**flow/config.mk**
```make
export PLATFORM = sky130hd
export DESIGN_NAME = ALU
export DESIGN_NICKNAME = ALU
export VERILOG_FILES = /design/flow/design.v
export SDC_FILE = /design/flow/constraint.sdc
export NUM_CORES = 4
export LEC_CHECK = 0
export CAP_MARGIN = 20
export CELL_PAD_IN_SITES_DETAIL_PLACEMENT = 0
export CORE_ASPECT_RATIO = 0.95
export CORE_MARGIN = 2
export CORE_UTILIZATION = 36
export CTS_CLUSTER_DIAMETER = 261
export GPL_ROUTABILITY_DRIVEN = 0
export MAX_ROUTING_LAYER = met5
export PLACE_DENSITY_LB_ADDON = 0.06
export SETUP_SLACK_MARGIN = 2.84
export SLEW_MARGIN = 5
```
**flow/design.v**
```verilog
module ALU (
    input         clk,         
    input         rst,         
    input         i_vld,       
    input  [31:0] i_a,         
    input  [31:0] i_b,         
    input         opcode,      
    output reg [31:0] o_res,   
    output reg    o_res_vld,   
    output reg    overflow     
);
reg         i_vld_stage1;
reg [31:0]  i_a_stage1, i_b_stage1;
reg         opcode_stage1;
always @(posedge clk or posedge rst) begin
    if (rst) begin
        i_vld_stage1  <= 1'b0;
        i_a_stage1    <= 32'b0;
        i_b_stage1    <= 32'b0;
        opcode_stage1 <= 1'b0;
    end else begin
        i_vld_stage1  <= i_vld;
        i_a_stage1    <= i_a;
        i_b_stage1    <= i_b;
        opcode_stage1 <= opcode;
    end
end
reg         opcode_stage2, opcode_stage3, opcode_stage4;
always @(posedge clk or posedge rst) begin
    if (rst) begin
        opcode_stage2 <= 1'b0;
        opcode_stage3 <= 1'b0;
        opcode_stage4 <= 1'b0;
    end else begin
        opcode_stage2 <= opcode_stage1;
        opcode_stage3 <= opcode_stage2;
        opcode_stage4 <= opcode_stage3;
    end
end
wire [31:0] add_res, mul_res;
wire        add_vld, mul_vld;
wire        add_ovf,  mul_ovf;
adder_32bit adder_inst (
    .clk        (clk),
    .rst        (rst),
    .i_vld      (i_vld_stage1),
    .i_a        (i_a_stage1),
    .i_b        (i_b_stage1),
    .o_res      (add_res),
    .o_res_vld  (add_vld),
    .overflow   (add_ovf)
);
multiplier_32bit multiplier_inst (
    .clk        (clk),
    .rst        (rst),
    .i_vld      (i_vld_stage1),
    .i_a        (i_a_stage1),
    .i_b        (i_b_stage1),
    .o_res      (mul_res),
    .o_res_vld  (mul_vld),
    .overflow   (mul_ovf)
);
always @(posedge clk or posedge rst) begin
    if (rst) begin
        o_res     <= 32'b0;
        o_res_vld <= 1'b0;
        overflow  <= 1'b0;
    end else begin
        case (opcode_stage4)
            1'b0: begin   
                o_res     <= add_res;
                o_res_vld <= add_vld;
                overflow  <= add_ovf;
            end
            1'b1: begin   
                o_res     <= mul_res;
                o_res_vld <= mul_vld;
                overflow  <= mul_ovf;
            end
            default: begin
                o_res     <= 32'b0;
                o_res_vld <= 1'b0;
                overflow  <= 1'b0;
            end
        endcase
    end
end
endmodule
module adder_32bit (
    input         clk,
    input         rst,
    input  [31:0] i_a,
    input  [31:0] i_b,
    input         i_vld,
    output reg [31:0] o_res,
    output reg    o_res_vld,
    output reg    overflow
);
wire        sign_a, sign_b;
wire [7:0]  exp_a, exp_b;
wire [23:0] man_a, man_b;   
assign sign_a = i_a[31];
assign sign_b = i_b[31];
assign exp_a  = i_a[30:23];
assign exp_b  = i_b[30:23];
assign man_a = (exp_a == 8'b0) ? {1'b0, i_a[22:0]} : {1'b1, i_a[22:0]};
assign man_b = (exp_b == 8'b0) ? {1'b0, i_b[22:0]} : {1'b1, i_b[22:0]};
wire is_nan_a  = (exp_a == 8'hFF) && (|i_a[22:0]);
wire is_nan_b  = (exp_b == 8'hFF) && (|i_b[22:0]);
wire is_inf_a  = (exp_a == 8'hFF) && (i_a[22:0] == 23'b0);
wire is_inf_b  = (exp_b == 8'hFF) && (i_b[22:0] == 23'b0);
wire is_zero_a = (i_a[30:0] == 31'b0);
wire is_zero_b = (i_b[30:0] == 31'b0);
reg         i_vld_r;
reg         sign_a_r, sign_b_r;
reg  [7:0]  exp_a_r, exp_b_r;
reg  [23:0] man_a_r, man_b_r;
reg         is_nan_a_r, is_nan_b_r;
reg         is_inf_a_r, is_inf_b_r;
reg         is_zero_a_r, is_zero_b_r;
always @(posedge clk or posedge rst) begin
    if (rst) begin
        i_vld_r     <= 1'b0;
        sign_a_r    <= 1'b0; sign_b_r    <= 1'b0;
        exp_a_r     <= 8'b0; exp_b_r     <= 8'b0;
        man_a_r     <= 24'b0; man_b_r    <= 24'b0;
        is_nan_a_r  <= 1'b0; is_nan_b_r  <= 1'b0;
        is_inf_a_r  <= 1'b0; is_inf_b_r  <= 1'b0;
        is_zero_a_r <= 1'b0; is_zero_b_r <= 1'b0;
    end else begin
        i_vld_r     <= i_vld;
        sign_a_r    <= sign_a;    sign_b_r    <= sign_b;
        exp_a_r     <= exp_a;     exp_b_r     <= exp_b;
        man_a_r     <= man_a;     man_b_r     <= man_b;
        is_nan_a_r  <= is_nan_a;  is_nan_b_r  <= is_nan_b;
        is_inf_a_r  <= is_inf_a;  is_inf_b_r  <= is_inf_b;
        is_zero_a_r <= is_zero_a; is_zero_b_r <= is_zero_b;
    end
end
wire [7:0]  exp_diff;
wire [7:0]  shift_amt;
wire [23:0] man_a_aligned, man_b_aligned;
assign exp_diff = (exp_a_r > exp_b_r) ? (exp_a_r - exp_b_r) : (exp_b_r - exp_a_r);
assign shift_amt = (exp_diff > 8'd23) ? 8'd23 : exp_diff;   
assign man_a_aligned = (exp_a_r > exp_b_r) ? man_a_r : (man_a_r >> shift_amt);
assign man_b_aligned = (exp_a_r > exp_b_r) ? (man_b_r >> shift_amt) : man_b_r;
wire [7:0]  exp_larger = (exp_a_r > exp_b_r) ? exp_a_r : exp_b_r;
wire        op_add_sub;   
wire [24:0] sum_raw;      
wire        sign_sum;
assign op_add_sub = sign_a_r ^ sign_b_r;   
assign sum_raw = (sign_a_r == sign_b_r) ? 
                 {1'b0, man_a_aligned} + {1'b0, man_b_aligned} :   
                 (man_a_aligned >= man_b_aligned) ? 
                 {1'b0, man_a_aligned - man_b_aligned} :           
                 {1'b0, man_b_aligned - man_a_aligned};            
assign sign_sum = (sign_a_r == sign_b_r) ? sign_a_r :            
                  (man_a_aligned >= man_b_aligned) ? sign_a_r :  
                  sign_b_r;                                      
wire        add_nan = is_nan_a_r || is_nan_b_r ||
                      ((is_inf_a_r && is_inf_b_r) && (sign_a_r != sign_b_r));
reg         i_vld_r2;
reg [24:0]  sum_raw_r;
reg         sign_sum_r;
reg [7:0]   exp_larger_r;
reg         is_nan_r, is_inf_r, is_zero_r;
always @(posedge clk or posedge rst) begin
    if (rst) begin
        i_vld_r2    <= 1'b0;
        sum_raw_r   <= 25'b0;
        sign_sum_r  <= 1'b0;
        exp_larger_r <= 8'b0;
        is_nan_r    <= 1'b0;
        is_inf_r    <= 1'b0;
        is_zero_r   <= 1'b0;
    end else begin
        i_vld_r2    <= i_vld_r;
        sum_raw_r   <= sum_raw;
        sign_sum_r  <= sign_sum;
        exp_larger_r <= exp_larger;
        is_nan_r    <= add_nan;
        is_inf_r    <= (is_inf_a_r || is_inf_b_r) && !add_nan;
        is_zero_r   <= is_zero_a_r && is_zero_b_r;
    end
end
reg  [23:0] man_norm;
reg  [7:0]  exp_norm;
reg         overflow_norm;
always @(*) begin
    man_norm    = sum_raw_r[23:0];
    exp_norm    = exp_larger_r;
    overflow_norm = 1'b0;
    if (sum_raw_r[24:0] == 25'b0) begin
        man_norm = 24'b0;
        exp_norm = 8'b0;
    end
    else if (~sum_raw_r[24] && ~sum_raw_r[23]) begin   
        if (sum_raw_r[22]) begin
            man_norm = sum_raw_r[23:0] << 1;
            exp_norm = exp_larger_r - 1;
        end else if (sum_raw_r[21]) begin
            man_norm = sum_raw_r[23:0] << 2;
            exp_norm = exp_larger_r - 2;
        end else if (sum_raw_r[20]) begin
            man_norm = sum_raw_r[23:0] << 3;
            exp_norm = exp_larger_r - 3;
        end else if (sum_raw_r[19]) begin
            man_norm = sum_raw_r[23:0] << 4;
            exp_norm = exp_larger_r - 4;
        end else if (sum_raw_r[18]) begin
            man_norm = sum_raw_r[23:0] << 5;
            exp_norm = exp_larger_r - 5;
        end else if (sum_raw_r[17]) begin
            man_norm = sum_raw_r[23:0] << 6;
            exp_norm = exp_larger_r - 6;
        end else begin
            man_norm = sum_raw_r[23:0] << 7;
            exp_norm = exp_larger_r - 7;
        end
    end
    else if (sum_raw_r[24]) begin
        man_norm = sum_raw_r[24:1];
        exp_norm = exp_larger_r + 1;
        overflow_norm = (exp_norm == 8'hFF);   
    end
    if (exp_norm == 8'hFF) overflow_norm = 1'b1;
end
always @(posedge clk or posedge rst) begin
    if (rst) begin
        o_res     <= 32'b0;
        o_res_vld <= 1'b0;
        overflow  <= 1'b0;
    end else if (i_vld_r2) begin
        if (is_nan_r) begin
            o_res <= 32'h7FC0_0000;   
            overflow <= 1'b1;
        end
        else if (is_inf_r) begin
            o_res <= {sign_sum_r, 8'hFF, 23'b0};   
            overflow <= 1'b1;
        end
        else if (is_zero_r) begin
            o_res <= {sign_sum_r, 31'b0};   
            overflow <= 1'b0;
        end
        else if (overflow_norm) begin
            o_res <= {sign_sum_r, 8'hFF, 23'b0};   
            overflow <= 1'b1;
        end
        else begin
            o_res <= {sign_sum_r, exp_norm, man_norm[22:0]};
            overflow <= 1'b0;
        end
        o_res_vld <= 1'b1;
    end else begin
        o_res_vld <= 1'b0;
        o_res     <= 32'b0;
        overflow  <= 1'b0;
    end
end
endmodule
module multiplier_32bit (
    input         clk,
    input         rst,
    input  [31:0] i_a,
    input  [31:0] i_b,
    input         i_vld,
    output reg [31:0] o_res,
    output reg    o_res_vld,
    output reg    overflow
);
wire        sign_a, sign_b;
wire [7:0]  exp_a, exp_b;
wire [23:0] man_a, man_b;
assign sign_a = i_a[31];
assign sign_b = i_b[31];
assign exp_a  = i_a[30:23];
assign exp_b  = i_b[30:23];
assign man_a  = (exp_a == 8'b0) ? {1'b0, i_a[22:0]} : {1'b1, i_a[22:0]};
assign man_b  = (exp_b == 8'b0) ? {1'b0, i_b[22:0]} : {1'b1, i_b[22:0]};
wire is_nan_a  = (exp_a == 8'hFF) && (|i_a[22:0]);
wire is_nan_b  = (exp_b == 8'hFF) && (|i_b[22:0]);
wire is_inf_a  = (exp_a == 8'hFF) && (i_a[22:0] == 23'b0);
wire is_inf_b  = (exp_b == 8'hFF) && (i_b[22:0] == 23'b0);
wire is_zero_a = (i_a[30:0] == 31'b0);
wire is_zero_b = (i_b[30:0] == 31'b0);
reg         i_vld_r;
reg         sign_a_r, sign_b_r;
reg  [7:0]  exp_a_r, exp_b_r;
reg  [23:0] man_a_r, man_b_r;
reg         is_nan_a_r, is_nan_b_r;
reg         is_inf_a_r, is_inf_b_r;
reg         is_zero_a_r, is_zero_b_r;
always @(posedge clk or posedge rst) begin
    if (rst) begin
        i_vld_r     <= 1'b0;
        sign_a_r    <= 1'b0; sign_b_r    <= 1'b0;
        exp_a_r     <= 8'b0; exp_b_r     <= 8'b0;
        man_a_r     <= 24'b0; man_b_r    <= 24'b0;
        is_nan_a_r  <= 1'b0; is_nan_b_r  <= 1'b0;
        is_inf_a_r  <= 1'b0; is_inf_b_r  <= 1'b0;
        is_zero_a_r <= 1'b0; is_zero_b_r <= 1'b0;
    end else begin
        i_vld_r     <= i_vld;
        sign_a_r    <= sign_a;    sign_b_r    <= sign_b;
        exp_a_r     <= exp_a;     exp_b_r     <= exp_b;
        man_a_r     <= man_a;     man_b_r     <= man_b;
        is_nan_a_r  <= is_nan_a;  is_nan_b_r  <= is_nan_b;
        is_inf_a_r  <= is_inf_a;  is_inf_b_r  <= is_inf_b;
        is_zero_a_r <= is_zero_a; is_zero_b_r <= is_zero_b;
    end
end
wire [47:0] product_raw;   
wire        sign_res;
wire [7:0]  exp_raw;
wire [7:0]  exp_calc;
wire        overflow_calc;
wire [23:0] man_rounded;
wire [22:0] man_final;
assign sign_res = sign_a_r ^ sign_b_r;   
assign product_raw = man_a_r * man_b_r;  
assign exp_raw = exp_a_r + exp_b_r - 8'd127;
wire product_msb = product_raw[47];   
wire [47:0] product_shifted = product_msb ? product_raw >> 1 : product_raw;
assign exp_calc = product_msb ? exp_raw + 1 : exp_raw;
wire guard_bit    = product_shifted[23];
wire sticky_bit   = |product_shifted[22:0];
wire round_up     = guard_bit && (sticky_bit || product_shifted[24]);
assign man_rounded = product_shifted[47:24] + round_up;
wire carry_round = man_rounded[23];   
assign man_final = carry_round ? man_rounded[23:1] : man_rounded[22:0];
wire [7:0] exp_final = carry_round ? exp_calc + 1 : exp_calc;
assign overflow_calc = (exp_final == 8'hFF) || (exp_raw > 8'd254);
wire        mul_nan = is_nan_a_r || is_nan_b_r ||
                      ((is_inf_a_r && is_zero_b_r) || (is_zero_a_r && is_inf_b_r));
reg         i_vld_r2;
reg         sign_res_r;
reg [7:0]   exp_final_r;
reg [22:0]  man_final_r;
reg         overflow_calc_r;
reg         is_nan_r, is_inf_r, is_zero_r;
always @(posedge clk or posedge rst) begin
    if (rst) begin
        i_vld_r2        <= 1'b0;
        sign_res_r      <= 1'b0;
        exp_final_r     <= 8'b0;
        man_final_r     <= 23'b0;
        overflow_calc_r <= 1'b0;
        is_nan_r        <= 1'b0;
        is_inf_r        <= 1'b0;
        is_zero_r       <= 1'b0;
    end else begin
        i_vld_r2        <= i_vld_r;
        sign_res_r      <= sign_res;
        exp_final_r     <= exp_final;
        man_final_r     <= man_final;
        overflow_calc_r <= overflow_calc;
        is_nan_r        <= mul_nan;
        is_inf_r        <= (is_inf_a_r || is_inf_b_r) && !mul_nan;
        is_zero_r       <= is_zero_a_r || is_zero_b_r;
    end
end
always @(posedge clk or posedge rst) begin
    if (rst) begin
        o_res     <= 32'b0;
        o_res_vld <= 1'b0;
        overflow  <= 1'b0;
    end else if (i_vld_r2) begin
        if (is_nan_r) begin
            o_res <= 32'h7FC0_0000;   
            overflow <= 1'b1;
        end
        else if (is_inf_r) begin
            o_res <= {sign_res_r, 8'hFF, 23'b0};   
            overflow <= 1'b1;
        end
        else if (is_zero_r) begin
            o_res <= {sign_res_r, 31'b0};   
            overflow <= 1'b0;
        end
        else if (overflow_calc_r) begin
            o_res <= {sign_res_r, 8'hFF, 23'b0};   
            overflow <= 1'b1;
        end
        else begin
            o_res <= {sign_res_r, exp_final_r, man_final_r};
            overflow <= 1'b0;
        end
        o_res_vld <= 1'b1;
    end else begin
        o_res_vld <= 1'b0;
        o_res     <= 32'b0;
        overflow  <= 1'b0;
    end
end
endmodule
```
**flow/constraint.sdc**
```tcl
create_clock -name core_clock -period 11.7 [get_ports {clk}]
set_input_delay 2.3400 -clock core_clock [delete_from_list [all_inputs] [get_ports {clk}]]
set_output_delay 2.3400 -clock core_clock [all_outputs]
set_load 0.01 [all_outputs]
```
**flow/run.sh**
```bash
#!/bin/bash
# the make line also repeats each setting of config.mk as NAME=value (left out here)
make -C /OpenROAD-flow-scripts/flow DESIGN_CONFIG=/design/flow/config.mk WORK_HOME=/design/flow/orfs CLKGATE_MAP_FILE= finish
```
==> results of run 1 <==
-- area by class of cell --
class | instances | area share, %
Clock buffer | 46 | 2.122
Inverter | 661 | 5.516
Clock inverter | 15 | 0.4583
Timing Repair Buffer | 283 | 6.227
Multi-Input combinational cell | 3218 | 63.81
Tap cell | 1440 | 4.000
Sequential cell | 317 | 17.87
-- metrics by stage --
step / instances / util (%) / setup WS (ns) / instance area, um2
after CTS: 5919 / 40.30 / 2.841 / 43910
after global placement: 5818 / 38.51 / 1.771 / 41970
after floorplan: 4469 / - / 2.840 / 39510
final: 5980 / 41.34 / 3.077 / 45050
after detailed placement: 5818 / 38.51 / 1.850 / 41970
after global routing: 5980 / 41.34 / 2.752 / 45050
-- per-layer routing --
metal  GRT usage [%]  up-vias  share of wire (%)
li1                -    14590                  -
met1           38.50    15890                 50
met2           34.92      899                 41
met3           3.707      116                6.6
met4           4.584        0                2.2
met5               0        -                  0
-- repair_timing --
| item | CTS | global route |
|---|---|---|
| endpoints found under the hold margin | 0 | 0 |
| pin swaps | 11 | 26 |
| cloned | 2 | 0 |
| buffers inserted | 38 | 61 |
| gates resized | 90 | 129 |
| setup endpoints to repair | 57 | 48 |
==> results.txt, run 1 <==
Flow results follow.

The worst hold path was traced through 0 stages. The count of input and output buffers is 101. The post-synthesis average cell area is 8.840 um2. The post-synthesis cell count is 4469. The clock-pin slew reported for the worst setup and hold paths after clock tree synthesis is 0.06 ns.

The HPWL after detailed placement is 102.0 mm. The class of the most critical hold timing path is flip-flop to flip-flop. Clock tree synthesis inserted a total of 34 buffers. The count of cell instances traversed by the critical path is 28.

The critical-path maximum fanout is 27. Per the hold report, the tightest min-delay path originates at i_b_stage1[31]$_DFF_PP0_. The worst setup path is launched from a flip-flop. Before antenna repair, the detailed router went through 5 iterations. The count of boundary I/O pins is 102.

Yosys reports a chip area of 39510 um2. The number of global-route vias before repair came to 31650. The number of cells traversed by the worst register-to-register path is 28. Setup repair after global routing could not meet its margin everywhere. Summing all multi-input logic gate instances after layout gives 28740 um2.

The clock reaches the later pin of the worst-skew pair after 0.58 ns. The count of standard-cell rows is 118.

The upper clock frequency limit is 116.0 MHz. The worst-margin pin slew is 0.9959 ns. The die span in y is 326.9 um. The portion of netlist area occupied by mux cells is 3.500%. The register area is 8050 um2. On the critical path the data arrives at 9.07 ns.

Summing over every cut layer, the via total after detailed routing is 31490. The initial antenna violation count was 7. The flow measured a signed area growth from synthesis to layout of 14.03%. The clock root buffer is sky130_fd_sc_hd__clkbuf_16. The report puts the hold buffer count at CTS at 0. The count of state elements after synthesis is 317. The number of nets handed over by synthesis was 5314. In the final timing run, aggregate negative setup slack is 0 ns. The H-tree depth reported by CTS is 2.

The yosys cell count is 4469. Using the TritonRoute via totals, the vias-per-cell ratio works out to 5.266. The final-stage net count is 5360. The most common cell in the synthesized netlist is sky130_fd_sc_hd__inv_1.

The chip occupies 112400 um2. Of the available clock period, the critical path in the final layout requires 73.70%. The warning total across the stage logs is 100. The classification of the worst setup path is flip-flop to flip-flop. The maximum number of pins on one net before global-route repair is 148. The count of nets left with antenna violations after detail routing is 0. The number of distinct library cells after synthesis is 107. The script parses the final routing iteration and logs DRC violations as 0. The core utilization at floorplan is 36.26%.

For reference, the top cells by area after synthesis are sky130_fd_sc_hd__fa_1 (25%), sky130_fd_sc_hd__dfrtp_1 (20%), sky130_fd_sc_hd__ha_1 (9.2%). Across all register-to-register paths, the minimum setup slack is 3.08 ns. Yosys reported that registers with async set or reset make up 100.0%.

The fraction of the mapped netlist area in simple logic gates is 17.00%. Final hold analysis gives a worst-case slack of 0.3301 ns. The capture point of the worst register-to-register path is recorded as adder_inst.sum_raw_r[16]$_DFF_PP0_. For this run, the register share of the synthesized area comes to 20.08%. The post-route clock skew is 0.03399 ns. For this run, the number of Yosys warnings is 3.

The number of diodes added for antenna fixing is 0. The endpoint kind of the worst setup timing path is a flip-flop. In the final report, the number of hold violations comes to 0. Pins over their slew limit in the final report were tallied at 0.

The buffer levels on the longest clock path is 3. Summed over all instances, the cell type with the most area after synthesis is sky130_fd_sc_hd__fa_1. The adder-cell share of the synthesized area is 33.88%. The XOR/XNOR share of the synthesized area is 2.483%. The post-synthesis cell area is 39510 um2.

The launch point of the worst reg-to-reg path is multiplier_inst.exp_a_r[0]$_DFF_PP0_. The number of buffers and inverters on the critical path is 5. Once iteration 0 of detailed routing completed, the report listed 2630 DRC markers. The slowest cell on the critical path is sky130_fd_sc_hd__o22ai_1. The required time at the worst endpoint is listed as 12.15 ns. The kind of cell adding the most delay to the critical path is AND-OR/OR-AND gates.

The launch point of the critical path is multiplier_inst.exp_a_r[0]$_DFF_PP0_. The relative max-transition margin is 33.38%. The total length of routed wires is 136.9 mm.

STA shows the worst min-delay path finishing at multiplier_inst.sign_b_r$_DFF_PP0_. The critical path ends at adder_inst.sum_raw_r[16]$_DFF_PP0_. The commonest cells after synthesis are sky130_fd_sc_hd__inv_1 (659), sky130_fd_sc_hd__nand2_1 (528), sky130_fd_sc_hd__fa_1 (488), sky130_fd_sc_hd__and2_1 (318), sky130_fd_sc_hd__dfrtp_1 (317).

The tally of max-capacitance violations is 0. In the synthesized netlist the dominant register cell turns out to be sky130_fd_sc_hd__dfrtp_1. The fill cell total of the finished layout is 11000. The dominant non-sequential cell family after synthesis is adder cells. On the worst path, the slowest cell contributes a delay of 0.62 ns. The die is 343.9 um wide. The TritonCTS clock tree is done. Dividing the detail-routed wire length by the instance count gives 22.90 um. The flow ran to the end and the layout has no timing, DRC or antenna violations.

The overall track demand over capacity in global routing is 24.36%. The number of clock sinks is 317. The number of synthesized flops with an enable pin is 0. The total area inside the core boundary comes to 109000 um2. After synthesis, the largest area contributor takes up 24.73% of total cell area. The shortest clock period the worst path allows after layout is 8.623 ns. The first global-routing pass estimated 206.1 mm of wire. The final report lists the setup-violating endpoint count as 0.

The compound-cell area share of the yosys netlist is 14.03%. The total overflow left after global routing is 0.
==> run 2, diff against run 1 <==
Settings changed: ABC_AREA set to 1, CELL_PAD_IN_SITES_DETAIL_PLACEMENT 0 to 2, CORE_ASPECT_RATIO 0.95 to not set, CORE_MARGIN 2 to 4, CORE_UTILIZATION 36 to 63, CTS_CLUSTER_DIAMETER 261 to 138, MAX_ROUTING_LAYER met5 to met4, MIN_ROUTING_LAYER set to met1, PLACE_DENSITY_LB_ADDON 0.06 to 0.12, SETUP_SLACK_MARGIN 2.84 to not set, SLEW_MARGIN 5 to 0, TNS_END_PERCENT set to 65.
Clock period 11.7 ns to 12.7 ns, I/O delays scaled along.
==> run 2 against run 1 <==
  * The flow now stops in detailed placement
  * Area after synthesis rose by 5.4%
  * Die area fell by 37%
  * Synthesized cell count rose by 29%
==> results.txt, run 2 <==
Update from the flow run.

The run stopped with a tool error. The failing step is detailed placement. The first error in the log reads "[ERROR DPL-0033] detailed placement checks failed during check placement". The synthesized design spends more area on one cell type than any other, namely sky130_fd_sc_hd__fa_1. Per Yosys stat, the portion of area used by sequential elements is 19.05%.

The count of standard-cell rows is 94. The die is 265.1 um wide. The floorplan report gives the top-level pin count as 102. The adder-cell share of the synthesized area is 32.14%.

By area the synthesized netlist is led by sky130_fd_sc_hd__fa_1 (23%), sky130_fd_sc_hd__dfrtp_1 (19%), sky130_fd_sc_hd__nand2_1 (15%). Per the synth stats, the proportion of register bits with asynchronous set or reset is 100.0%. Sorting the synthesis cell report by count puts at the top sky130_fd_sc_hd__nand2_1. Of the total synthesized cell area, the portion taken by AND, OR, NAND and NOR gates is 24.21%. Post-synth the commonest register cell is sky130_fd_sc_hd__dfrtp_1. The synthesized chip area reported by yosys is 41650 um2. Of the post-synthesis cell area, the part taken by muxes is 1.015%. Counting every net in the synthesized netlist gives 6618. The yosys cell count is 5773. The netlist uses 60 different library cells. The synthesis report lists the Yosys warning total as 3. The core utilization at floorplan is 63.46%. The chip footprint is 70290 um2. After synthesis the cells add up to 41650 um2. The count of input and output buffers is 101. The XOR/XNOR share of the synthesized area is 1.619%.

The die span in y is 265.1 um. The total core area is 65630 um2. After Yosys synthesis, AND-OR and OR-AND compound gates account for 7.573% of the synthesized area. The top cell type's share of synthesized area is 23.46%. The synthesis run shows the most used standard cells to be sky130_fd_sc_hd__nand2_1 (1674), sky130_fd_sc_hd__inv_1 (1294), sky130_fd_sc_hd__fa_1 (488), sky130_fd_sc_hd__dfrtp_1 (317), sky130_fd_sc_hd__nor2_1 (292). The post-synth register bit count is 317. Counting every instance in the synthesized netlist gives 5773.

The post-synthesis average cell area is 7.215 um2. Of the combinational cells, the family taking the most area is adder cells. The number of synthesized flops with an enable pin is 0.
[run 2: per-stage QoR]
stage | instances | hold WS [ns] | worst slack, ns | cell area [um2]
floorplan | 5773 | 0.3312 | 1.389 | 41650
global placement | 6533 | 0.3323 | 4.030 | 43130
==> run 3, diff against run 2 <==
Settings changed: CELL_PAD_IN_SITES_DETAIL_PLACEMENT 2 to not set, CELL_PAD_IN_SITES_GLOBAL_PLACEMENT set to 1, CORE_ASPECT_RATIO set to 1.09, CORE_MARGIN 4 to 2, CORE_UTILIZATION 63 to 37, CTS_CLUSTER_DIAMETER 138 to 175, GPL_TIMING_DRIVEN set to 0, HOLD_SLACK_MARGIN set to 0.24, MAX_ROUTING_LAYER met4 to met5, MIN_ROUTING_LAYER met1 to met2, PLACE_DENSITY set to 0.76, PLACE_DENSITY_LB_ADDON 0.12 to not set, SETUP_SLACK_MARGIN set to 0.96, SLEW_MARGIN 0 to 15, TNS_END_PERCENT 65 to not set.
Clock period 12.7 ns to 9.0 ns, I/O delays scaled along.
==> run 3 against run 2 <==
  * The run now finishes clean
  * Synthesized cell count is the same
  * Die area rose by 64%
  * Area after synthesis stayed put
==> results.txt, run 3 <==
Flow results follow.

The run finished with no timing, DRC or antenna violations. In this run the number of cells on the critical path is 34. The yosys cell count is 5773. The cell repeated most along the worst path is sky130_fd_sc_hd__nand2_1. For this run, the final setup violation count is recorded as 0. Summing the areas of all and, or, nand and nor instances in the mapped netlist gives 24.21% of the synthesized area. The count of nets left with antenna violations after detail routing is 0.

The instance area at placement is 44760 um2. The TritonCTS clock tree is done. The number of distinct library cells after synthesis is 60.

Per the CTS log, the maximum H-tree level is 1.

For the worst reg-to-reg path, the endpoint reported by OpenROAD is adder_inst.sum_raw_r[23]$_DFF_PP0_. The type of element launching the critical path is a flip-flop. The number of clock sinks is 317. Before antenna repair, the detailed router went through 19 iterations. Relative to the synthesized area, the layout overhead comes to 16.96%. The number of hold buffers added after CTS is 0. The cell-mix breakdown from Yosys lists the XOR/XNOR area share as 1.619%.

sky130_fd_sc_hd__fa_1 takes more of the synthesized area than any other cell. Counting the fill cells in the layout gives 11500. The upper clock frequency limit is 126.1 MHz. The launch point of the worst min-delay path is recorded as multiplier_inst.o_res_vld$_DFF_PP0_. The number of global-route vias before repair is 57860. The detailed router's first-iteration violation count is 13540.

Summing all flip-flop and latch instances after layout gives 7934 um2. The timing report notes that buffer and inverter cells on the critical path total 7. The tally of max-capacitance violations is 0. According to the timing report, the arrival time at the worst endpoint equals 8.38 ns. Averaged over all synthesized cells, the footprint is 7.215 um2. The worst hold path passes through 0 cells. Summed over its instances, the top area cell type makes up 23.46% of the synthesized netlist area. The count of state elements after synthesis is 317. After synthesis, the most frequently instantiated cells are sky130_fd_sc_hd__nand2_1 (1674), sky130_fd_sc_hd__inv_1 (1294), sky130_fd_sc_hd__fa_1 (488), sky130_fd_sc_hd__dfrtp_1 (317), sky130_fd_sc_hd__nor2_1 (292). For reference, the top cells by area after synthesis are sky130_fd_sc_hd__fa_1 (23%), sky130_fd_sc_hd__dfrtp_1 (19%), sky130_fd_sc_hd__nand2_1 (15%). The routed layout reports a DRC error count of 0. The final count of hold timing violations is 0. The number of cells traversed by the worst register-to-register path is 34.

Setup slack on the worst reg-to-reg path comes out at 1.07 ns. The share of synthesized registers carrying an async set or reset is 100.0%.

The number of nets handed over by synthesis was 6618. The compound-cell area share of the yosys netlist is 7.573%. The post-route clock skew is 0.03597 ns. The count of buffers added on input and output ports is 101. Clock tree synthesis selected as its root buffer the cell sky130_fd_sc_hd__clkbuf_16. For reference, full adder, half adder and majority cells occupy 32.14% of the area reported after synthesis. Wires add up to 158.7 mm. The cell family contributing the most delay on the critical path is simple AND/OR/NAND/NOR gates. The type recorded for the worst min-delay path is flip-flop to flip-flop.

Across all hold checks on the routed design, the worst slack comes to 0.3477 ns. Clock tree synthesis inserted a total of 28 buffers.

The endpoint required time on the critical path is 9.45 ns. After synthesis, the largest family of logic cells by area is adder cells.

The warning total across the stage logs is 98. The final global-route overflow total is 0. The final-stage net count is 6823. After synthesis, flip-flops and latches occupy 19.05% of the total area. The chip footprint is 115300 um2. The slowest cell on the critical path is sky130_fd_sc_hd__o31ai_1. For this sky-water flow run, the detailed-routed wirelength per cell is reported as 21.11 um. The critical path in this run is classified as flip-flop to flip-flop. The post-synthesis cell area is 41650 um2. Per the OpenROAD floorplan log, the height of the die is 354.3 um. The report lists the number of standard-cell rows as 128. Per the final report, max-transition violations number 0. Setup repair after global routing could not meet its margin everywhere. The portion of netlist area occupied by mux cells is 1.015%.

The layout report lists the multi-input gate area as 28560 um2. The first-pass GRT wire length is 237.6 mm. The launch point of the critical path is multiplier_inst.exp_b_r[1]$_DFF_PP0_. The capture point of the critical path is adder_inst.sum_raw_r[23]$_DFF_PP0_. The maximum number of pins on one net before global-route repair is 39. Per the post-CTS timing run, clock transition at the registers of the reported paths is 0.07 ns.

The post-synthesis cell count is 5773. The final route contains 52760 vias. The floorplan die width is 325.4 um. With fillers left out, the area of the finished cells amounts to 48710 um2.

The critical path maximum fanout is 10. The critical path's largest stage delay is 0.66 ns. The initial antenna violation count came to 0. The count of warnings emitted by yosys is 3. In the synthesized netlist the dominant register cell turns out to be sky130_fd_sc_hd__dfrtp_1. Counting flops with a built-in enable in the synthesized netlist gives 0. The capture endpoint of the worst hold path is o_res_vld$_DFF_PP0_. The worst setup timing slack at the placement stage is -0.5110 ns.

The count of boundary I/O pins is 102. The synthesized chip area reported by yosys is 41650 um2. The buffer levels on the longest clock path is 3. The final timing summary puts the cycle share of the worst path at 88.14%. In this run the standard cell core region covers 111600 um2. The clock latency reported for the late side of the worst-skew pair is 0.63 ns.

The core utilization at floorplan is 37.31%. Looking at the max-slew report, the worst-margin pin has a slew of 0.9327 ns. Once detailed placement completed, the half-perimeter wirelength came to 124.0 mm.

The worst register-to-register path begins at multiplier_inst.exp_b_r[1]$_DFF_PP0_. The overall track demand over capacity in global routing is 40.96%. Across all checked pins, the minimum headroom to the slew limit is 37.82%. The smallest setup slack after layout is 1.068 ns. The endpoint kind of the worst setup timing path is a flip-flop. The most common cell in the synthesized netlist is sky130_fd_sc_hd__nand2_1. The ratio of routed vias to standard cells is 7.019. The worst path in the final design needs a cycle of 7.932 ns, including I/O delays and setup.
==> run 3: cell type report <==
cell class                      count  share of cell area, %
Tap cell                         1495                  3.840
Clock buffer                       35                  1.554
Inverter                         1308                  10.09
Multi-Input combinational cell   3885                  58.63
Buffer                            263                  5.412
Antenna cell                       25                 0.1284
Sequential cell                   317                  16.29
Timing Repair Buffer              175                  3.652
Clock inverter                     14                 0.4033
==> run 3: timing repair <==
item	4_1_cts	5_1_grt
pin swaps	6	64
cloned	0	2
gates resized	383	431
hold endpoints to repair	0	0
setup buffers	3	58
endpoints found under the setup margin	32	45
==> run 3: per-stage QoR <==
step / setup TNS (ns) / std cells / util, %
after global placement: -4.702 / 7369 / 39.90
after detailed placement: -6.207 / 7380 / 40.10
after CTS: 0 / 7432 / 42.07
final: 0 / 7517 / 43.64
after floorplan: 0 / 5773 / -
after global routing: 0 / 7492 / 43.58
==> run 3: per-layer routing <==
metal	share of wire (%)	track usage [%]	vias up
li1	-	-	17670
met1	0	-	19080
met2	46	48.18	13850
met3	38	50.80	2088
met4	14	12.35	79
met5	1.6	25.96	-
==> run 4, diff against run 3 <==
Settings changed: CORE_ASPECT_RATIO 1.09 to 1.8, CORE_UTILIZATION 37 to 40, CTS_CLUSTER_DIAMETER 175 to 272, GPL_TIMING_DRIVEN 0 to not set, MAX_ROUTING_LAYER met5 to not set, MIN_ROUTING_LAYER met2 to not set, PLACE_DENSITY 0.76 to not set, PLACE_DENSITY_LB_ADDON set to 0.17, SLEW_MARGIN 15 to 20.
==> run 4 against run 3 <==
  * First-iteration DRC count fell by 84%
  * Fmax rose by 2.6%
  * Critical endpoint is now multiplier_inst.man_final_r[20]$_DFF_PP0_
  * Sequential share of layout area rose by 0.93 points
  * Critical path type unchanged
  * Setup slack improved by 0.20 ns
  * Highest routed layer is now met4
==> results.txt, run 4 <==
Flow results follow.

The run finished with no timing, DRC or antenna violations. The minimum setup slack among reg-to-reg paths is 1.27 ns. The H-tree depth reported by CTS is 1. The wire length per cell after detailed routing is 21.08 um. For the worst-skew pair, the clock arrives at the later sink with an insertion delay of 0.65 ns. The synthesized design contains 0 enable-type register cells.

Counting every instance in the synthesized netlist gives 5773. The most common cell in the synthesized netlist is sky130_fd_sc_hd__nand2_1. The critical path's largest stage delay is 0.61 ns. The clock root buffer is sky130_fd_sc_hd__clkbuf_16.

The number of buffers and inverters on the critical path is 10. The share of synthesized registers carrying an async set or reset is 100.0%. Buffers inserted to repair hold after CTS numbered 0. The number of global-route vias before repair is 39520. After Yosys synthesis, and, or, nand and nor cells account for 24.21% of the synthesized area. The startpoint identified for the worst hold timing path is i_vld_stage1$_DFF_PP0_. The detailed-route via count is 36910. The final global-route overflow total is 0. The launch point of the worst reg-to-reg path is adder_inst.man_a_r[11]$_DFF_PP0_. CTS added clock buffers totalling 31.

The count of cell instances traversed by the critical path is 37. The final layout reports a setup TNS of 0 ns.

The initial antenna violation count is 5. The instance area at placement is 44430 um2. The critical path's slowest stage uses the library cell sky130_fd_sc_hd__dfrtp_4. The net count after synthesis is 6618. Relative to the synthesized area, the layout overhead comes to 12.04%. The buffer levels on the longest clock path is 3.

The top cell type's share of synthesized area is 23.46%. Per the placement log, port buffering inserted 101 buffers. After synthesis, the chip area reported by Yosys is 41650 um2.

For this run, the number of Yosys warnings is 3. Note, the detailed placer reported a final HPWL of 126.2 mm. The detail route stage leaves a number of antenna-violating nets equal to 0.

The commonest cells after synthesis are sky130_fd_sc_hd__nand2_1 (1674), sky130_fd_sc_hd__inv_1 (1294), sky130_fd_sc_hd__fa_1 (488), sky130_fd_sc_hd__dfrtp_1 (317), sky130_fd_sc_hd__nor2_1 (292). For the worst reg-to-reg path, the endpoint reported by OpenROAD is multiplier_inst.man_final_r[20]$_DFF_PP0_. The pre-antenna-repair detailed-routing pass consisted of 6 iterations.

The number of distinct library cells after synthesis is 60. The final-stage net count is 6705. The portion of netlist area occupied by mux cells is 1.015%. The routed design shows a via density per instance of 5.094. By area, the combinational part of the netlist is dominated by adder cells. Per the final report, max-transition violations number 0.

The post-route cell area is 46670 um2. The worst-margin pin slew is 0.8180 ns. The depth of the worst hold-timing path is 0.

The most critical hold endpoint after final layout shows a slack of 0.3523 ns. By area the synthesized netlist is led by sky130_fd_sc_hd__fa_1 (23%), sky130_fd_sc_hd__dfrtp_1 (19%), sky130_fd_sc_hd__nand2_1 (15%).

The worst setup path is launched from a flip-flop. The synthesized netlist was found by Yosys to have 5773 cells. The shortest clock period the worst path allows after layout is 7.734 ns. The kind of cell adding the most delay to the critical path is adder cells. The critical-path maximum fanout is 16. In the routed design, unresolved DRC markers number 0. The capture endpoint of the worst hold path is multiplier_inst.i_vld_r$_DFF_PP0_. The classification of the worst setup path is flip-flop to flip-flop. The post-route clock skew is 0.02271 ns. Setup repair after global routing could not meet its margin everywhere. The capture point of the critical path is multiplier_inst.man_final_r[20]$_DFF_PP0_. The floorplan die width is 244.5 um. Summing the areas of all fa, ha and maj instances in the mapped netlist gives 32.14% of the synthesized area. The maximum number of pins on one net before global-route repair is 148. STA classifies the critical path endpoint as a flip-flop. The endpoint required time on the critical path is 9.53 ns. The clock-pin slew reported for the worst setup and hold paths after clock tree synthesis is 0.07 ns. The upper clock frequency limit is 129.3 MHz.

After synthesis the netlist holds a flip-flop and latch count of 317. Per the post-synthesis stats, the area per cell is 7.215 um2. The cell-mix breakdown from Yosys lists the XOR/XNOR area share as 1.619%. The chip footprint is 106800 um2. The first-pass GRT wire length is 232.7 mm.

Across every metal layer, demand over resource in global routing totals 29.04%. Sequential elements use 19.05% of the synthesized area. The class of the most critical hold timing path is flip-flop to flip-flop. The relative max-transition margin is 45.47%. From bottom edge to top edge, the die measures 436.9 um.

Counting the fill cells in the layout gives 10750. Before placement the cells fill 40.36% of the core. Post-synth the commonest register cell is sky130_fd_sc_hd__dfrtp_1. The count of boundary I/O pins is 102. The launch point of the critical path is adder_inst.man_a_r[11]$_DFF_PP0_. Summed over all instances, the cell type with the most area after synthesis is sky130_fd_sc_hd__fa_1. After Yosys synthesis, AND-OR and OR-AND compound gates account for 7.573% of the synthesized area.

The final critical path takes up 85.94% of the cycle. The final count of hold timing violations is 0. The TritonCTS clock tree is done. The stage logs contain a warning count of 104. The number of clock sinks is 317.

According to the floorplan report, the placeable core area is 103200 um2. The last timing report of the flow puts the setup violation total at 0. The tally of max-capacitance violations is 0. The number of cells traversed by the worst register-to-register path is 37. On the critical path the data arrives at 8.26 ns.

The total length of routed wires is 152.8 mm. The detailed router's first-iteration violation count is 2222.

The post-synthesis cell area is 41650 um2. The report lists the number of standard-cell rows as 158.
==> run 4: final cells by class <==
type	count	area, um2	area share [%]
sequential	317	8035	17.22
clock buffer	39	845.8	1.812
clock inverter	17	161.4	0.3459
tap	1360	1702	3.646
antenna	4	10.01	0.02145
inverter	1308	4913	10.53
multi-input combinational	3885	28050	60.11
timing repair buffer	317	2948	6.317
==> run 4: per-stage QoR <==
stage	worst slack [ns]	utilization (%)	std cells
after floorplan	1.530	-	5773
after global placement	0.3318	43.05	7116
after detailed placement	0.3012	43.05	7116
after CTS	0.9626	44.38	7197
after global routing	0.9141	45.22	7246
final	1.266	45.22	7247
==> run 4: routing by layer <==
| layer | vias to the layer above | global-route usage [%] | part of all wire, % | wire length (um) |
|---|---|---|---|---|
| li1 | 17480 | - | - | - |
| met1 | 17850 | 28.62 | 34 | 51270 |
| met2 | 1094 | 55.87 | 54 | 82570 |
| met3 | 484 | 1.971 | 3.1 | 4804 |
| met4 | 0 | 22.04 | 9.3 | 14140 |
| met5 | - | 0 | 0 | 0 |
==> run 4: timing repair <==
item,4_1_cts,5_1_grt
setup endpoints to repair,32,43
buffers inserted,25,46
cloned,0,0
resized,62,91
pin swaps,0,12
==> run 5, diff against run 4 <==
Settings changed: ABC_AREA 1 to not set, CELL_PAD_IN_SITES_GLOBAL_PLACEMENT 1 to not set, CORE_ASPECT_RATIO 1.8 to not set, CORE_UTILIZATION 40 to 72, CTS_CLUSTER_DIAMETER 272 to not set, GPL_ROUTABILITY_DRIVEN 0 to not set, HOLD_SLACK_MARGIN 0.24 to not set, PLACE_DENSITY_LB_ADDON 0.17 to 0.24, SETUP_SLACK_MARGIN 0.96 to 2.03.
Clock period 9.0 ns to 8.33 ns, I/O delays scaled along.
==> run 5 against run 4 <==
  * The flow now stops in global routing
  * Synthesized cell count fell by 23%
  * Area after synthesis down 5.1%
  * Die area down 47%
==> results.txt, run 5 <==
Update from the flow run.

The sequential element share of the synthesized area is 20.08%. Counting flops with a built-in enable in the synthesized netlist gives 0. The dominant non-sequential cell family after synthesis is adder cells.

The cell type with the highest aggregate area in the netlist is sky130_fd_sc_hd__fa_1. Measured along the y axis, the die boundary spans 238.2 um. The synthesized netlist devotes 17.00% of its cell area to simple gates. sky130_fd_sc_hd__inv_1 is the most common cell in the netlist.

The portion of netlist area occupied by mux cells is 3.500%. The first error in the log reads "[ERROR GRT-0232] Routing congestion too high. Check the congestion heatmap in the GUI". The H-tree depth reported by CTS is 2.

The HPWL after detailed placement is 95.68 mm. Per the post-place timing report, worst setup slack is -0.1796 ns. In the post-synthesis netlist, the biggest area contributors are sky130_fd_sc_hd__fa_1 (25%), sky130_fd_sc_hd__dfrtp_1 (20%), sky130_fd_sc_hd__ha_1 (9.2%).

The count of input and output buffers is 101. Ranked by instance count, the synthesized netlist is headed by sky130_fd_sc_hd__inv_1 (659), sky130_fd_sc_hd__nand2_1 (528), sky130_fd_sc_hd__fa_1 (488), sky130_fd_sc_hd__and2_1 (318), sky130_fd_sc_hd__dfrtp_1 (317). The post-synthesis average cell area is 8.840 um2. Per the synth log, the flip-flop and latch total comes to 317. The flow did not finish.

According to the floorplan report, the die width is 238.2 um. The total core area is 54030 um2. The number of CTS-inserted buffers is 38.

In this run the biggest area consumer among cell types represents 24.73% of the synthesized area. After synthesis the cells add up to 39510 um2. The cell sitting at the root of the clock tree is a sky130_fd_sc_hd__clkbuf_16. The buffer levels on the longest clock path is 3. The number of placed cells counting well taps is 5306. The XOR/XNOR share of the synthesized area is 2.483%. At the floorplan stage, the core utilization is reported as 73.12%. Yosys reported that registers with async set or reset make up 100.0%.

Counting distinct cell types in the post-synthesis netlist gives 107. Looking at the cell usage after synthesis, the top flip-flop cell is sky130_fd_sc_hd__dfrtp_1. The floorplan step defined a die boundary enclosing 56760 um2. Summing the areas of all fa, ha and maj instances in the mapped netlist gives 33.88% of the synthesized area. The post-synthesis cell count is 4469. The count of warnings emitted by yosys is 3.

At the end of routability-driven placement, the weighted congestion stood at 1.007. The failing step is global routing. The synthesized netlist devotes 14.03% of its cell area to compound gates. The floorplan has 85 rows. Global routing used 79.06% of the available tracks across all layers. When the netlist entered floorplanning its net count stood at 5314. The yosys cell count is 4469. The count of boundary I/O pins is 102. The instance area at placement is 43470 um2. The clock tree has to reach 317 sinks. In the synthesis report, Yosys lists the chip area as 39510 um2. The final global-route overflow total is 243.
-- run 5: layer usage --
| layer | global-route usage [%] | GRT overflow |
|---|---|---|
| met4 | 75.97 | 125 |
| met2 | 92.58 | 103 |
| met1 | 80.32 | 9 |
| met3 | 66.42 | 6 |
| met5 | 41.65 | 0 |
-- run 5: timing repair --
| action | in CTS |
|---|---|
| endpoints found under the setup margin | 57 |
| pin swaps | 183 |
| resized | 398 |
| cloned | 10 |
| setup buffers | 170 |
| hold buffers | 0 |
==> run 6, diff against run 5 <==
Settings changed: CORE_UTILIZATION 72 to 71, CTS_CLUSTER_SIZE set to 33, GPL_ROUTABILITY_DRIVEN set to 1, MAX_ROUTING_LAYER set to met5, PLACE_DENSITY_LB_ADDON 0.24 to 0.26, SETUP_SLACK_MARGIN 2.03 to 0.27.
Clock period 8.33 ns to 8.06 ns, I/O delays scaled along.
==> run 6 against run 5 <==
  * The layout now fails its checks (setup timing)
  * Synthesized cell count unchanged
  * Area after synthesis did not move
  * Die area grew 1.4%
==> results.txt, run 6 <==
Flow results follow.

The flow ran to the end, but the layout failed its checks. The count of state elements after synthesis is 317. The number of CTS-inserted buffers is 36. Among all stages on the critical path, the largest delay is contributed by sky130_fd_sc_hd__o311ai_1. The first global-routing pass estimated 211.9 mm of wire.

In the floorplan report the effective utilization is 71.71%. The synthesis run shows multiplexers occupying 3.500% of the cell area. The ratio of routed vias to standard cells is 6.960. The fraction of the mapped netlist area in simple logic gates is 17.00%.

Per the synthesis report, the dominant area consumer among library cells is sky130_fd_sc_hd__fa_1. The minimum setup slack among reg-to-reg paths is -1.16 ns.

The dominant non-sequential cell family after synthesis is adder cells. The endpoint kind of the worst setup timing path is a flip-flop. Yosys reported that registers with async set or reset make up 100.0%. The buffer levels on the longest clock path is 3.

The top cell type's share of synthesized area is 24.73%. The setup TNS is -27.45 ns. Setup repair after global routing could not meet its margin everywhere. Along the worst path, the maximum fanout reaches 8. With fillers left out, the area of the finished cells amounts to 48570 um2.

The launch point of the critical path is adder_inst.man_a_r[7]$_DFF_PP0_. Post-route period utilization is reported as 114.4%. Counting cells, the worst reg-to-reg path comes to 32. In the Yosys report, the sequential cells make up 20.08% of the chip area. The count of input and output buffers is 101.

Data on the critical path is required at its endpoint by 8.57 ns. Per the post-run analysis, buffers plus inverters along the critical path come to 14. The count of nets left with antenna violations after detail routing is 0. For hold timing, the worst endpoint is opcode_stage2$_DFF_PP0_. The maximum number of pins on one net before global-route repair is 182.

The wire length per cell after detailed routing is 28.05 um. Of the total synthesized cell area, the portion taken by AND-OR and OR-AND cells is 14.03%.

At floorplan, the net count of the design was reported as 5314. The timing report lists the critical path depth as 32 cells. The number of clock sinks is 317.

The capture point of the critical path is multiplier_inst.man_final_r[18]$_DFF_PP0_. The tree is rooted in a sky130_fd_sc_hd__clkbuf_16. In this run the count of I/O pins placed on the die edge is 102. The chip footprint is 57540 um2. The class of the most critical hold timing path is flip-flop to flip-flop.

By startpoint and endpoint, the worst setup path is classified as flip-flop to flip-flop. The iteration count recorded for the first detailed-route pass is 14. The depth of the worst hold-timing path is 0.

The number of synthesized flops with an enable pin is 0. The area growth from synthesis to layout is 22.94%.

The overall track demand over capacity in global routing is 48.61%. The initial antenna violation count was 27. The worst-case max-slew headroom was logged as 8.850%. The Yosys step of the flow raised 3 warnings. The synthesized netlist handed to floorplanning was reported with a cell count of 4469. The post-synthesis cell area is 39510 um2. The final timing report derives a shortest allowable period of 9.219 ns. According to the floorplan report, the placeable core area is 55090 um2. The worst setup path is launched from a flip-flop. The final count of hold timing violations is 0. On the worst setup and hold paths after CTS, the clock-pin slew comes to 0.07 ns. Sorting the synthesized cells by how often they occur yields sky130_fd_sc_hd__inv_1 (659), sky130_fd_sc_hd__nand2_1 (528), sky130_fd_sc_hd__fa_1 (488), sky130_fd_sc_hd__and2_1 (318), sky130_fd_sc_hd__dfrtp_1 (317). The most common cell in the synthesized netlist is sky130_fd_sc_hd__inv_1. The TritonCTS clock tree is done. The most instantiated flip-flop cell in the synthesis netlist is sky130_fd_sc_hd__dfrtp_1.

The kind of cell adding the most delay to the critical path is adder cells. The smallest setup slack after layout is -1.159 ns. The final global-route overflow total is 0.

Data on the critical path arrives at its endpoint at 9.73 ns. The count of standard-cell rows is 86. The warning total across the stage logs is 108. The instance area at placement is 44570 um2.

In this run the vertical extent of the chip is 239.9 um. The final estimated routing congestion in global placement is 1.006. In the Yosys stats the netlist draws on 107 distinct library cells.

The detailed-route via count is 39730. The number of global-route vias before repair was 38380. The flow reports an fmax of 108.5 MHz. Per the timing report, the most critical flop-to-flop path finishes at multiplier_inst.man_final_r[18]$_DFF_PP0_. Hold repair after CTS inserted 0 buffers. The number of cells reported by Yosys stat comes to 4469.

The area recorded from the Yosys report for this design is 39510 um2. After legalization and detailed placement, the total HPWL measured 96.86 mm. The fill cell total of the finished layout is 2485. The run did not pass the layout checks because of setup timing. Looking at the clock tree report, the H-tree level count equals 2. The last timing report of the flow puts the setup violation total at 32.

The max-slew violation total from the final report is 0. The finished design was reported to have a net count of 5756. For the worst-skew pair, the clock arrives at the later sink with an insertion delay of 0.58 ns. The cell repeated most along the worst path is sky130_fd_sc_hd__buf_4. The XOR/XNOR share of the synthesized area is 2.483%. The number of design rule violations left after detail routing is 0. The launch point of the worst reg-to-reg path is adder_inst.man_a_r[7]$_DFF_PP0_.

The critical path's largest stage delay is 1.09 ns. The detailed router's first-iteration violation count is 6528. In this run the most critical hold path is launched from opcode_stage1$_DFF_PP0_. The tally of max-capacitance violations is 0.

The adder-cell share of the synthesized area is 33.88%. The post-synthesis average cell area is 8.840 um2. In this run the horizontal extent of the chip is 239.9 um. The detailed router reported a total wirelength of 160.1 mm. The worst-margin pin slew is 1.346 ns. The post-route clock skew is 0.02092 ns.

Ranked by total cell area, the synthesized netlist is headed by sky130_fd_sc_hd__fa_1 (25%), sky130_fd_sc_hd__dfrtp_1 (20%), sky130_fd_sc_hd__ha_1 (9.2%).
run 6: timing repair:
action,4_1_cts,5_1_grt
endpoints found under the hold margin,0,0
gates resized,164,215
endpoints found under the setup margin,39,56
pin swaps,73,94
buffers inserted,67,65
cloned,2,5
run 6: final cells by class:
class                      instances  area, um2  share of cell area [%]
tap                              748      935.9                   1.927
sequential                       317       7965                   16.40
antenna                           23      57.56                  0.1185
clock buffer                      48       1006                   2.071
clock inverter                    16      235.2                  0.4843
multi-input combinational       3216      29590                   60.92
timing repair buffer             679       6294                   12.96
inverter                         661       2485                   5.116
run 6: through the flow:
step | setup WS, ns | util [%] | instances | hold WS [ns]
CTS | -0.1147 | 85.45 | 5615 | 0.3539
detailed placement | -0.3321 | 80.90 | 5482 | 0.3371
floorplan | -0.0006004 | - | 4469 | 0.3312
global route | -1.194 | 88.08 | 5692 | 0.3589
finish | -1.159 | 88.16 | 5708 | 0.3535
global placement | -0.2154 | 80.90 | 5482 | 0.3326
run 6: routing by layer:
layer | wire (um) | GRT usage [%] | part of all wire, % | vias up
li1 | - | - | - | 15430
met1 | 49430 | 57.61 | 31 | 18480
met2 | 66770 | 74.53 | 42 | 4062
met3 | 25320 | 16.04 | 16 | 1729
met4 | 18300 | 35.29 | 11 | 26
met5 | 284 | 0.1732 | 0.18 | -
==> run 7, diff against run 6 <==
Settings changed: CAP_MARGIN 20 to 10, CORE_UTILIZATION 71 to 47, CTS_CLUSTER_SIZE 33 to not set, GPL_ROUTABILITY_DRIVEN 1 to 0, PLACE_DENSITY_LB_ADDON 0.26 to 0.27, SETUP_SLACK_MARGIN 0.27 to not set.
Clock period 8.06 ns to 6.75 ns, I/O delays scaled along.
==> run 7 against run 6 <==
  * The layout still fails its checks (setup timing)
  * Count of clock-buffer cells in the layout is 2 lower
  * Fmax is 12% higher
  * Sequential share of layout area is 1.3 points lower
  * Critical path type unchanged
==> results.txt, run 7 <==
Flow results follow.

The detailed-route via count is 35820. For this run the aggregate overflow at the end of global routing stands at 0. Counting tap cells, the placed design contains a total of 6135 instances. The relative max-transition margin is 25.72%. The number of clock sinks is 317. Tracing the worst setup path back leads to its startpoint at adder_inst.man_b_r[4]$_DFF_PP0_.

The count of state elements after synthesis is 317. Looking at the hold checks, the worst path lands on opcode_stage4$_DFF_PP0_. The data required time reported for the critical path is 7.21 ns. The synthesized chip area reported by yosys is 39510 um2. The flow ran to the end, but the layout failed its checks. The count of boundary I/O pins is 102. The HPWL after detailed placement is 96.80 mm. Counting the fill cells in the layout gives 6620. The worst-margin pin slew is 1.113 ns. The net count of the finished layout is 6114.

The clock-pin slew reported for the worst setup and hold paths after clock tree synthesis is 0.06 ns. After technology mapping, the gate count stands at 4469. The longest incremental delay of any stage on the critical path is reported as 0.56 ns. Measured on the finished design, the core utilization comes to 63.35%. The tool flagged a number of max-cap violations equal to 0. The count of nets left with antenna violations after detail routing is 0. Leaving out filler cells and counting taps, the final layout contains 6379. The warning tally printed by Yosys for this design is 3. The yosys cell count is 4469. The number of hold buffers added after CTS is 0.

The initial antenna violation count was 5. The critical path crosses 31 cells after its start point. The critical-path maximum fanout is 7. The post-synthesis average cell area is 8.840 um2. The cell type with the highest aggregate area in the netlist is sky130_fd_sc_hd__fa_1. TritonRoute reported its final design rule violation total as 0.

STA classifies the critical path endpoint as a flip-flop. Counting cells, the worst reg-to-reg path comes to 31. Per the OpenROAD floorplan log, the area of the die is 86390 um2. The instance area at placement is 47430 um2. The XOR/XNOR share of the synthesized area is 2.483%.

In the synthesized netlist, mux cells make up 3.500% of the area. The adder-cell share of the synthesized area is 33.88%. The most instantiated flip-flop cell in the synthesis netlist is sky130_fd_sc_hd__dfrtp_1. The tree is rooted in a sky130_fd_sc_hd__clkbuf_16. On the critical path the data arrives at 8.72 ns. The total core area is 83420 um2. The number of CTS-inserted buffers is 39.

The final count of hold timing violations is 0. The number of global-route vias before repair is 36650. For reference, the final report shows the max-slew violation count at 0. In the log, the iteration count for the first detailed-route pass is 12. In this run, synthesis inferred 0 flip-flops with an integrated enable.

For reference, the placement row count at floorplan is 106. For this run, the total global-route usage over all layers was measured as 29.22%. Yosys reports that the leading cell type by area covers 24.73% of the netlist area. The sequential element share of the synthesized area is 20.08%. The first-pass GRT wire length is 198.7 mm.

The die is 293.9 um wide. The final timing report derives a shortest allowable period of 8.258 ns. The warning total across the stage logs is 104. In the post-synthesis netlist, the cell with the most instances is sky130_fd_sc_hd__inv_1. The worst setup timing slack at the placement stage is -1.671 ns.

The maximum number of pins on one net before global-route repair is 165. In the post-synthesis netlist, the biggest area contributors are sky130_fd_sc_hd__fa_1 (25%), sky130_fd_sc_hd__dfrtp_1 (20%), sky130_fd_sc_hd__ha_1 (9.2%). The fraction of the mapped netlist area in simple logic gates is 17.00%.

The first routing iteration left 3057 violations. The layout checks failed on setup timing. The kind of cell adding the most delay to the critical path is adder cells. The cell that appears most often on the critical path is sky130_fd_sc_hd__fa_1. The timing report gives the worst reg2reg path a setup slack of -1.51 ns. The class of the most critical hold timing path is flip-flop to flip-flop. Yosys mapped the design onto 107 distinct sky130hd cell types.

Hold analysis shows the worst path with a depth of 0. The destination of the worst register-to-register timing path is multiplier_inst.overflow_calc_r$_DFF_PP0_. Setup repair after global routing could not meet its margin everywhere.

In the setup report, the worst path falls into the class flip-flop to flip-flop. The smallest setup slack after layout is -1.508 ns. Before placement the cells fill 47.36% of the core. The number of setup violations in the final report is 56. In this run the tool buffered the top-level ports with 101 buffer cells. Static timing analysis puts the maximum clock frequency at 121.1 MHz.

The compound-cell area share of the yosys netlist is 14.03%. In this run the critical register-to-register path is launched from adder_inst.man_b_r[4]$_DFF_PP0_. The slowest cell on the critical path is sky130_fd_sc_hd__or4b_4.

The total length of routed wires is 127.8 mm. The script logs the mean routed wire length per placed instance as 20.03 um. The capture point of the critical path is multiplier_inst.overflow_calc_r$_DFF_PP0_. Along the critical path, the tally of buffer and inverter instances is 10. CTS reports a maximum clock tree buffer depth of 3. The H-tree depth reported by CTS is 2. The dominant non-sequential cell family after synthesis is adder cells. OpenROAD reports that the post-layout worst path occupies 122.3% of the period. The share of synthesized registers carrying an async set or reset is 100.0%. The area growth from synthesis to layout is 33.78%. For the worst-skew pair, the clock arrives at the later sink with an insertion delay of 0.60 ns. The net count after synthesis is 5314. The mapped netlist covers 39510 um2.

Per the hold report, the tightest min-delay path originates at opcode_stage3$_DFF_PP0_. The die span in y is 293.9 um. The type of element launching the critical path is a flip-flop. The post-route clock skew is 0.04182 ns. After routing the design area is 52850 um2. TritonCTS built the clock tree. Using the TritonRoute via totals, the vias-per-cell ratio works out to 5.615.

Ranked by instance count, the synthesized netlist is headed by sky130_fd_sc_hd__inv_1 (659), sky130_fd_sc_hd__nand2_1 (528), sky130_fd_sc_hd__fa_1 (488), sky130_fd_sc_hd__and2_1 (318), sky130_fd_sc_hd__dfrtp_1 (317).
-- run 7: cell type report --
| cell class | count | area (um2) | area share, % |
|---|---|---|---|
| diodes | 1 | 2.502 | 0.004735 |
| clock buffers | 46 | 1052 | 1.991 |
| clock inverters | 24 | 234.0 | 0.4427 |
| inverters | 661 | 2487 | 4.707 |
| multi-input cells | 3217 | 30600 | 57.90 |
| flip-flops and latches | 317 | 7955 | 15.05 |
| well taps | 1080 | 1351 | 2.557 |
| repair buffers | 1033 | 9165 | 17.34 |
-- run 7: what timing repair did --
action	4_1_cts	5_1_grt
resized	385	227
gates cloned	7	7
endpoints found under the setup margin	57	57
setup buffers	111	77
pin swaps	178	202
-- run 7: layer usage --
layer / vias up / track usage (%) / share of wire [%] / wire, um
li1: 16130 / - / - / -
met1: 17940 / 37.95 / 40 / 51200
met2: 1416 / 49.11 / 48 / 61600
met3: 335 / 4.388 / 7.2 / 9144
met4: 0 / 11.52 / 4.6 / 5850
met5: - / 0 / 0 / 0
-- run 7: per-stage QoR --
step | setup TNS (ns) | hold WS, ns
2_1_floorplan | -32.67 | 0.3312
3_3_place_gp | -61.22 | 0.3317
3_5_place_dp | -67.57 | 0.3347
4_1_cts | -41.78 | 0.3474
5_1_grt | -63.57 | 0.3537
6_report | -49.00 | 0.3452
==> run 8, diff against run 7 <==
Settings changed: ABC_AREA set to 1, CAP_MARGIN 10 to 20, CORE_ASPECT_RATIO set to 0.61, CORE_UTILIZATION 47 to 40, MAX_ROUTING_LAYER met5 to not set, PLACE_DENSITY_LB_ADDON 0.27 to not set.
Clock period 6.75 ns to 9.0 ns, I/O delays scaled along.
==> run 8 against run 7 <==
  * Now clean on timing, DRC and antenna
  * Non-clock buffer count down 826
  * Utilization down 20 points
  * Highest routed layer is now met5
  * Critical path depth up 4
  * Global-route usage down 2.8 points
  * Register-to-register slack better by 2.0 ns
  * Area after synthesis up 5.4%
  * Cell area down 14%
  * Critical path type unchanged
==> results.txt, run 8 <==
Flow results follow.

The count of nets left with antenna violations after detail routing is 0. The area growth from synthesis to layout is 8.586%. The detailed-route via count is 37300. The warning total across the stage logs is 103. The post-CTS setup-driven buffer insertion count is 0. After layout, the worst path uses 94.48% of the clock period. OpenSTA lists the critical path startpoint as adder_inst.man_a_r[7]$_DFF_PP0_.

The number of global-route vias before repair is 35740. The flow ran to the end and the layout has no timing, DRC or antenna violations. The clock root buffer is sky130_fd_sc_hd__clkbuf_16. The most frequently used library cell after synthesis is sky130_fd_sc_hd__nand2_1. At the floorplan stage, the core utilization is reported as 40.34%. The cell-mix breakdown from Yosys lists the simple-gate area share as 24.21%. The synth_stat.txt file lists the number of cells as 5773. The die covers 106800 um2. Between clock sinks in the finished design, the worst skew comes to 0.03761 ns. The net count after synthesis is 6618. The capture point of the critical path is multiplier_inst.man_final_r[18]$_DFF_PP0_.

Recorded from the global router log, the overflow total was 0. For this run, asynchronously set or reset flops after synthesis account for 100.0%.

For this run, the slowest stage of the critical path takes 0.83 ns. The endpoint of the worst hold path is reported as multiplier_inst.i_vld_r$_DFF_PP0_. The worst-margin pin slew is 0.9821 ns. Per the post-run analysis, buffers plus inverters along the critical path come to 7. The destination of the worst register-to-register timing path is multiplier_inst.man_final_r[18]$_DFF_PP0_. The relative max-transition margin is 34.52%.

On the critical path the data arrives at 9.02 ns. The floorplan report gives the top-level pin count as 102. The critical path maximum fanout is 16. The HPWL after detailed placement is 115.1 mm.

In the post-synthesis netlist, the biggest area contributors are sky130_fd_sc_hd__fa_1 (23%), sky130_fd_sc_hd__dfrtp_1 (19%), sky130_fd_sc_hd__nand2_1 (15%). In the synthesized netlist the dominant register cell turns out to be sky130_fd_sc_hd__dfrtp_1. Warnings reported by Yosys during synthesis add up to 3. The critical path is of the flip-flop to flip-flop type. Entering global routing, the biggest net connects 130 pins. The post-synthesis average cell area is 7.215 um2.

Post-synthesis, Yosys gives the total cell area as 41650 um2. Per the OpenROAD floorplan log, the area of the core is 103300 um2. The mapped netlist covers 41650 um2. The layout has 10440 filler cells. The number of hold buffers added after CTS is 0.

The compound-cell area share of the yosys netlist is 7.573%. Per the OpenROAD floorplan log, the width of the die is 417.2 um. Yosys reports that the leading cell type by area covers 23.46% of the netlist area.
[run 8: through the flow]
| stage | worst slack, ns | area (um2) | hold slack [ns] |
|---|---|---|---|
| 6_report | 0.4966 | 45230 | 0.3481 |
| 3_3_place_gp | 0.4713 | 44110 | 0.3335 |
| 4_1_cts | 0.3395 | 45180 | 0.3489 |
| 2_1_floorplan | 1.530 | 41650 | 0.3312 |
| 5_1_grt | 0.002547 | 45220 | 0.3593 |
| 3_5_place_dp | 0.4486 | 44120 | 0.3347 |
[run 8: cell type report]
cell class / count / area [um2] / share of cell area [%]
multi-input combinational: 3885 / 27750 / 61.35
inverter: 1308 / 4913 / 10.86
clock inverter: 16 / 212.7 / 0.4703
timing repair buffer: 207 / 1823 / 4.031
sequential: 317 / 7964 / 17.61
antenna: 4 / 10.01 / 0.02213
tap: 1363 / 1705 / 3.771
clock buffer: 40 / 849.6 / 1.878
[run 8: per-layer routing]
layer / share of wire (%) / GRT usage [%]
met1: 49 / 43.22
met2: 36 / 32.67
met4: 1.2 / 2.647
met3: 14 / 9.665
met5: 0.091 / 0.6690
